==> flow/design.v (excerpt) <==
module TCAM_TOP (
        input                   CLK
       ,input                   RESET
       ,input                   SEARCH
       ,input                   SETTING
       ,input   [DATA_BITS-1:0] KEY
       ,input   [IDWID-1:0]     SETTING_ID
       ,input   [MASKWID-1:0]   SETTING_MASKID
       ,input   [IDWID-1:0]     SETTING_PRIORITY
       ,output  [IDWID-1:0]     RULEID
       ,output                  SETTING_COMPLETE
       ,output                  SEARCH_COMPLETE
       ,output                  MISMATCH
       ,input                     DDR3_AVL_INIT
       ,input   [SDRAM_DATA-1:0]  DDR3_AVL_READDATA
       ,input                     DDR3_AVL_WAITREQUEST
       ,input                     DDR3_AVL_READDATAVALID
       ,output                    DDR3_AVL_READ
       ,output                    DDR3_AVL_WRITE
       ,output  [SDRAM_ADDR-1:0]  DDR3_AVL_ADDRESS
       ,output  [SDRAM_DATA-1:0]  DDR3_AVL_WRITEDATA
       ,output                    DDR3_AVL_BURSTCOUNT
       ,output                    DDR3_AVL_INITCOMPLETE
	);
    parameter   DATA_BITS = 128;  
    parameter   FRAGMENTS = 8;	 
    parameter   FRAG_BITS = 3;	 
    parameter   IDWID     = 16;   
    parameter   MASKWID   = 18;
    parameter   SDRAM_ADDR = 19;
    parameter   SDRAM_DATA = 256;
    localparam  FRAG_WID  = (DATA_BITS/FRAGMENTS);
    localparam  ADDR_WID  = FRAG_BITS+FRAG_WID;
    localparam  PRIOWID   = IDWID;
    localparam  KWID      = DATA_BITS;
    localparam  SEGWID    = 2+IDWID+MASKWID+KWID+PRIOWID;  
    wire [ DATA_BITS-1:0 ] in_key      = KEY;
    wire [     IDWID-1:0 ] in_id       = SETTING_ID;
  ...
Size in the first run: ~6800 cells after synthesis, about 3200 flip-flops, ~740 I/O pins.
==> flow/config.mk <==
export PLATFORM = sky130hd
export DESIGN_NAME = TCAM_TOP
export DESIGN_NICKNAME = TCAM_TOP
export VERILOG_FILES = /design/flow/design.v
export SDC_FILE = /design/flow/constraint.sdc
export NUM_CORES = 4
export LEC_CHECK = 0
export CAP_MARGIN = 20
export CORE_MARGIN = 2
export CORE_UTILIZATION = 40
export SLEW_MARGIN = 20
==> flow/constraint.sdc <==
create_clock -name core_clock -period 9.09 [get_ports {CLK}]
set_input_delay 1.8180 -clock core_clock [delete_from_list [all_inputs] [get_ports {CLK}]]
set_output_delay 1.8180 -clock core_clock [all_outputs]
set_load 0.01 [all_outputs]
run.sh (not shown) runs the stock make flow with config.mk's settings and CLKGATE_MAP_FILE=.
Edit:
Settings changed: CORE_UTILIZATION 40 to 66, SETUP_SLACK_MARGIN set to 1.05.
Clock period 9.09 ns to 4.06 ns, I/O delays scaled along.
Total power goes up by 120%.
Die size goes down by 39%.
Final area goes down by 1.1%.
First-iteration DRC count goes up by 30%.
Clock skew goes down by 0.028 ns.
Setup slack gets worse by 2.8 ns.
Synthesized cell count is unchanged.
Combinational power goes up by 130%.
Via count goes up by 1.9%.
Global-route usage goes up by 10 points.
Synthesized area is unchanged.
Edit:
Settings changed: CORE_UTILIZATION 66 to 58, SETUP_SLACK_MARGIN 1.05 to unset.
Clock period 4.06 ns to 9.77 ns, I/O delays scaled along.
Routed wire length rose by 0.86%; via count fell by 2.0%; design area is lower by about 0.37%; worst setup slack gets better by 3.1 ns; total power goes down by about 60%; global-route usage goes down by 3.4 points; flip-flop count is unchanged; non-clock buffer count went down by 72.
Edit:
Settings changed: CORE_UTILIZATION 58 to 38.
Clock period 9.77 ns to 14.1 ns, I/O delays scaled along.
The changed run completed with no timing, DRC or antenna violations. Clock-buffer cell count fell by 15. Via count is about the same. First-iteration DRC count goes up by 6.5%. Area after synthesis stays the same. Register-to-register slack gains 4.1 ns.

---

Starting RTL as in the previous note.
make LEC_CHECK=0 CAP_MARGIN=20 CORE_MARGIN=2 CORE_UTILIZATION=51 GPL_ROUTABILITY_DRIVEN=1 MAX_ROUTING_LAYER=met4 PLACE_DENSITY_LB_ADDON=0.05 SETUP_SLACK_MARGIN=1.08 SLEW_MARGIN=20 finish   # period 3.75 ns
Next try:
Settings changed: ABC_AREA from default to 1, CORE_UTILIZATION 51 to 56, PLACE_DENSITY_LB_ADDON 0.05 to 0.01, SETUP_SLACK_MARGIN 1.08 to 0.58.
Clock period 3.75 ns to 2.0 ns, I/O delays scaled along.
Result: This time the run finished but fails on negative setup slack. Register-to-register slack is worse by 1.3 ns. Global-route usage grows by 6.3 points. Cell area grows by 4.2%. Total power grows by about 90%. Cell count grows by 21%. Critical path depth is unchanged. Flip-flop count stays the same. Core utilization grows by 9.4 points.
Next try:
Settings changed: ABC_AREA 1 to default, CORE_UTILIZATION 56 to 66, GPL_ROUTABILITY_DRIVEN 1 to default, MAX_ROUTING_LAYER met4 to default, PLACE_DENSITY_LB_ADDON 0.01 to default, SETUP_SLACK_MARGIN 0.58 to 1.05.
Clock period 2.0 ns to 4.21 ns, I/O delays scaled along.
What happened:
- With this change the flow ran to the end with no violations
- worst hold slack improves by 0.27 ns
- wire length is lower by 17%
- power decreases by 54%
- count of clock-buffer cells in the layout came out lower by 43
- area after synthesis climbs by 1.1%
- cell area decreases by about 5%
- via count went down by about 18%
Next try:
Settings changed: CORE_UTILIZATION 66 to 40, SETUP_SLACK_MARGIN 1.05 to 0.73.
Clock period 4.21 ns to 5.62 ns, I/O delays scaled along.
=>
- register-to-register slack gets better by 1.1 ns
- utilization came out lower by 31 points
- routed wire length rose by 7.0%
- hold slack is worse by 0.051 ns
- global-route usage came out lower by 10 points
- synthesized cell count does not change
Next try:
Settings changed: CORE_UTILIZATION 40 to 70, SETUP_SLACK_MARGIN 0.73 to 1.42.
Clock period 5.62 ns to 5.35 ns, I/O delays scaled along.
The changed run finished clean.
Utilization grows by 34 points.
Flip-flop count stays the same.
Clock-buffer cell count shrinks by 49.
Next try:
Settings changed: CORE_UTILIZATION 70 to 40, SETUP_SLACK_MARGIN 1.42 to default.
Clock period 5.35 ns to 5.62 ns, I/O delays scaled along.
The new run went through all stages and came out clean.
Synthesized area stays the same.
Combinational power shrinks by about 6%.
Sequential power shrinks by about 5%.
Wire length grows by 5.3%.
Non-clock buffer count shrinks by 21.
Hold slack gets worse by 0.041 ns.
Setup slack gets better by 0.14 ns.
Die area grows by 74%.
Cell area grows by 2.2%.

---

Starting RTL as in the previous note.
clock: 3.14 ns
lec_check: 0
cap_margin: 35
core_margin: 2
core_utilization: 72
cts_cluster_diameter: 204
cts_cluster_size: 14
place_density_lb_addon: 0.08
setup_slack_margin: 0.93
slew_margin: 15
The baseline completed with no timing, DRC or antenna violations.
Next try:
CTS_CLUSTER_DIAMETER = 55   (was 204)
CTS_CLUSTER_SIZE = 17   (was 14)
SETUP_SLACK_MARGIN = 0.91   (was 0.93)
SLEW_MARGIN = 20   (was 15)
clock period = 3.12 ns   (was 3.14 ns; I/O delays follow)
The changed run went through all stages and came out clean.
Routed wire length went down by 4.3%.
Cell count went down by 1.1%.
Setup slack improves by 0.035 ns.
Power drops by 5.2%.
Register-to-register slack gets worse by 0.02 ns.
Final area decreases by 1.5%.
Clock skew goes down by 0.028 ns.
Clock-buffer cell count shrinks by 104.
Core utilization falls by 1.3 points.
Via count drops by 2.2%.

---

TCAM_TOP again, from the RTL that the note above started with.
clock: 3.12 ns
lec_check: 0
cap_margin: 20
core_margin: 2
core_utilization: 72
cts_cluster_diameter: 119
cts_cluster_size: 10
place_density_lb_addon: 0.0
setup_slack_margin: 0.89
slew_margin: 20
tns_end_percent: 5
The baseline completed, yet does not pass: antenna violations.
Rerun with:
--- a/flow/config.mk
+++ b/flow/config.mk
@@ -7,2 +7,3 @@
 export LEC_CHECK = 0
+export ABC_AREA = 1
 export CAP_MARGIN = 20
@@ -12,5 +13,3 @@
 export CTS_CLUSTER_SIZE = 10
-export PLACE_DENSITY_LB_ADDON = 0.0
 export SETUP_SLACK_MARGIN = 0.89
 export SLEW_MARGIN = 20
-export TNS_END_PERCENT = 5
Now the flow passed the timing, design-rule and antenna checks.
Final cell count goes up by 19%.
Routed wire length goes up by 9.6%.
Worst setup slack is better by 0.094 ns.
Design area drops by 1.8%.
Power barely changes.
Sequential share of layout area grows by 1.1 points.
Rerun with:
==> flow/config.mk (replaced) <==
export PLATFORM = sky130hd
export DESIGN_NAME = TCAM_TOP
export DESIGN_NICKNAME = TCAM_TOP
export VERILOG_FILES = /design/flow/design.v
export SDC_FILE = /design/flow/constraint.sdc
export NUM_CORES = 4
export LEC_CHECK = 0
export CAP_MARGIN = 20
export CORE_MARGIN = 2
export CORE_UTILIZATION = 72
export CTS_CLUSTER_DIAMETER = 358
export CTS_CLUSTER_SIZE = 11
export SETUP_SLACK_MARGIN = 0.92
export SLEW_MARGIN = 40
Outcome: Cell count went down by 16%; total power went down by 2.3%; core utilization went down by 0.18 points; synthesized cell count went down by 23%; clock-buffer cell count went down by 58; routed wire length went down by 8.9%; clock skew went up by 0.014 ns.
Rerun with:
--- a/flow/config.mk
+++ b/flow/config.mk
@@ -10,4 +10,4 @@
 export CORE_UTILIZATION = 72
-export CTS_CLUSTER_DIAMETER = 358
-export CTS_CLUSTER_SIZE = 11
+export CTS_CLUSTER_DIAMETER = 64
+export CTS_CLUSTER_SIZE = 10
 export SETUP_SLACK_MARGIN = 0.92
Via count came out higher by 0.48%.
Worst hold slack improved by 0.030 ns.
Routed wire length barely changes.
Final area came out higher by 0.79%.
Total power came out higher by 2.5%.
Clock power came out higher by about 6%.
First-iteration DRC count came out higher by about 10%.
Synthesized area stays the same.
Combinational power barely changes.
Die size stays the same.
Worst setup slack improved by 0.023 ns.
Rerun with:
--- a/flow/config.mk
+++ b/flow/config.mk
@@ -10,5 +10,4 @@
 export CORE_UTILIZATION = 72
-export CTS_CLUSTER_DIAMETER = 64
-export CTS_CLUSTER_SIZE = 10
-export SETUP_SLACK_MARGIN = 0.92
-export SLEW_MARGIN = 40
+export CTS_CLUSTER_SIZE = 17
+export SETUP_SLACK_MARGIN = 0.93
+export SLEW_MARGIN = 20
Outcome: Fmax came out lower by about 0.9%. Clock-buffer cell count came out lower by 185. Via count came out lower by 0.88%. Area after synthesis is unchanged. Die size is unchanged. Worst hold slack improves by 0.0039 ns. Core utilization came out lower by 0.29 points.
No activity file was given, so power comes from the tool's default toggle rates.
